==> run R <==
==> flow/design.v (excerpt) <==
module ALU(
    input logic CLK,
    input logic RST,
    input logic ACT,
    input logic[3:0]  OP,
    input logic[1:0]  MOVI,
    input logic[31:0] REG_A,
    input logic[31:0] REG_B,
    input logic[31:0] MEM,
    input logic[31:0] IMM,
    output logic[31:0] DATA,
    output logic       RDY,
    output logic       VLD
);
    typedef enum logic [1:0] {
        INIT,
        FIRST_STAGE,
        MUL_FIRST_STAGE,
        MUL_SECOND_STAGE
    } state_type;
    state_type state_curr;
    state_type state_next;
    logic[31:0] operand_A;
    logic[31:0] operand_B;
    logic[31:0] norm_res;
    logic[31:0] norm_reg;
    logic[63:0] mult_res;
    logic       mult_req;
    always_comb begin
        case (state_curr)
            INIT:
                if (ACT) begin
                    if (mult_req)
                        state_next = MUL_FIRST_STAGE;
                    else
                        state_next = FIRST_STAGE;
                end else
                     state_next = INIT;
            FIRST_STAGE:      state_next = INIT;
            MUL_FIRST_STAGE:  state_next = MUL_SECOND_STAGE;
            MUL_SECOND_STAGE: state_next = INIT;
        endcase
    end
    always_ff @(posedge CLK) begin
        if (RST) begin
            state_curr  <= INIT;
        end else begin
            state_curr <= state_next;
            if (state_next == MUL_FIRST_STAGE)
                mult_res <= operand_A * operand_B;
            if (state_next == FIRST_STAGE)
                norm_reg <= norm_res;
        end
    end
    always_comb begin
        case (state_curr)
            INIT:             DATA = 32'b0;
            FIRST_STAGE:      DATA = norm_reg;
            MUL_FIRST_STAGE:  DATA = mult_res[31:0];
            MUL_SECOND_STAGE: DATA = mult_res[63:32];
        endcase
    end
    assign operand_A = REG_A;
    assign VLD = (state_curr != INIT) & ~RST;
    assign RDY = state_curr == INIT;
    always_comb begin
        case (MOVI)
            2'b00:   operand_B = REG_B;
            2'b01:   operand_B = MEM;
            2'b10:   operand_B = IMM;
  ...
clock: 5.92 ns
lec_check: 0
abc_area: 0
cap_margin: 20
core_margin: 2
core_utilization: 72
cts_cluster_diameter: 392
cts_cluster_size: 98
place_density: 0.86
slew_margin: 20
run.sh (not shown) runs the stock make flow with config.mk's settings and CLKGATE_MAP_FILE=.
==> inputs of run A, as changes to run R <==
- ABC_AREA: 0 -> 1
- CORE_ASPECT_RATIO: not set -> 1.76
- CORE_UTILIZATION: 72 -> 58
- CTS_CLUSTER_DIAMETER: 392 -> 153
- PLACE_DENSITY: 0.86 -> 0.43
- TNS_END_PERCENT: not set -> 5
==> flow/constraint.sdc (replaced) <==
create_clock -name core_clock -period 10.5 [get_ports {CLK}]
set_input_delay 2.1000 -clock core_clock [delete_from_list [all_inputs] [get_ports {CLK}]]
set_output_delay 2.1000 -clock core_clock [all_outputs]
set_load 0.01 [all_outputs]
==> inputs of run C, as changes to run R <==
- ABC_AREA: 0 -> not set
- CORE_UTILIZATION: 72 -> 60
- CTS_CLUSTER_DIAMETER: 392 -> not set
- CTS_CLUSTER_SIZE: 98 -> not set
- MAX_ROUTING_LAYER: not set -> met4
- PLACE_DENSITY: 0.86 -> not set
==> flow/constraint.sdc (replaced) <==
create_clock -name core_clock -period 8.26 [get_ports {CLK}]
set_input_delay 1.6520 -clock core_clock [delete_from_list [all_inputs] [get_ports {CLK}]]
set_output_delay 1.6520 -clock core_clock [all_outputs]
set_load 0.01 [all_outputs]
==> summary of the runs <==
Run C finished with setup timing left. Run R aborted during global routing. Run A completed without violations. In run A the register-to-register slack is higher than in run C, by 2.8 ns. Against run A, the final cell count of run C is smaller by about 11%. Die area: run C is smaller than run A (11%). Against run C, the hold slack of run A is worse by 0.24 ns. Against run C, the critical path depth of run A is lower by 4.
==> figures <==
Status: run R stopped before the end; run C finished with violations; run A finished clean
Last stage reached: run R global routing; run C -; run A -
Reasons for failing layout checks: run R -; run C setup timing; run A -
End point of the critical path: run R -; run C mult_res[61]$_DFFE_PP_; run A mult_res[56]$_DFFE_PP_
Logic area: run R -; run C 38500 µm²; run A 36500 µm²
Area figure in the yosys stat output: run R 43800 µm²; run C 43800 µm²; run A 47500 µm²
CTS resizes: run R 452; run C 240; run A 0
Capturing point of the worst reg2reg path: run R -; run C mult_res[15]$_DFFE_PP_; run A mult_res[44]$_DFFE_PP_
Final routed wire length divided by cell count: run R -; run C 30.1 µm; run A 26.8 µm
Number of distinct library cells after synthesis: run R 84; run C 84; run A 56
Flop2flop setup slack: run R -; run C 4.73 ns; run A 7.56 ns
Max Used Layer: run R -; run C met4; run A met5
Compound-gate portion of the synthesized area: run R 11.1%; run C 11.1%; run A 6.98%
Dominant class by area: run R -; run C multi-input combinational cells; run A multi-input combinational cells
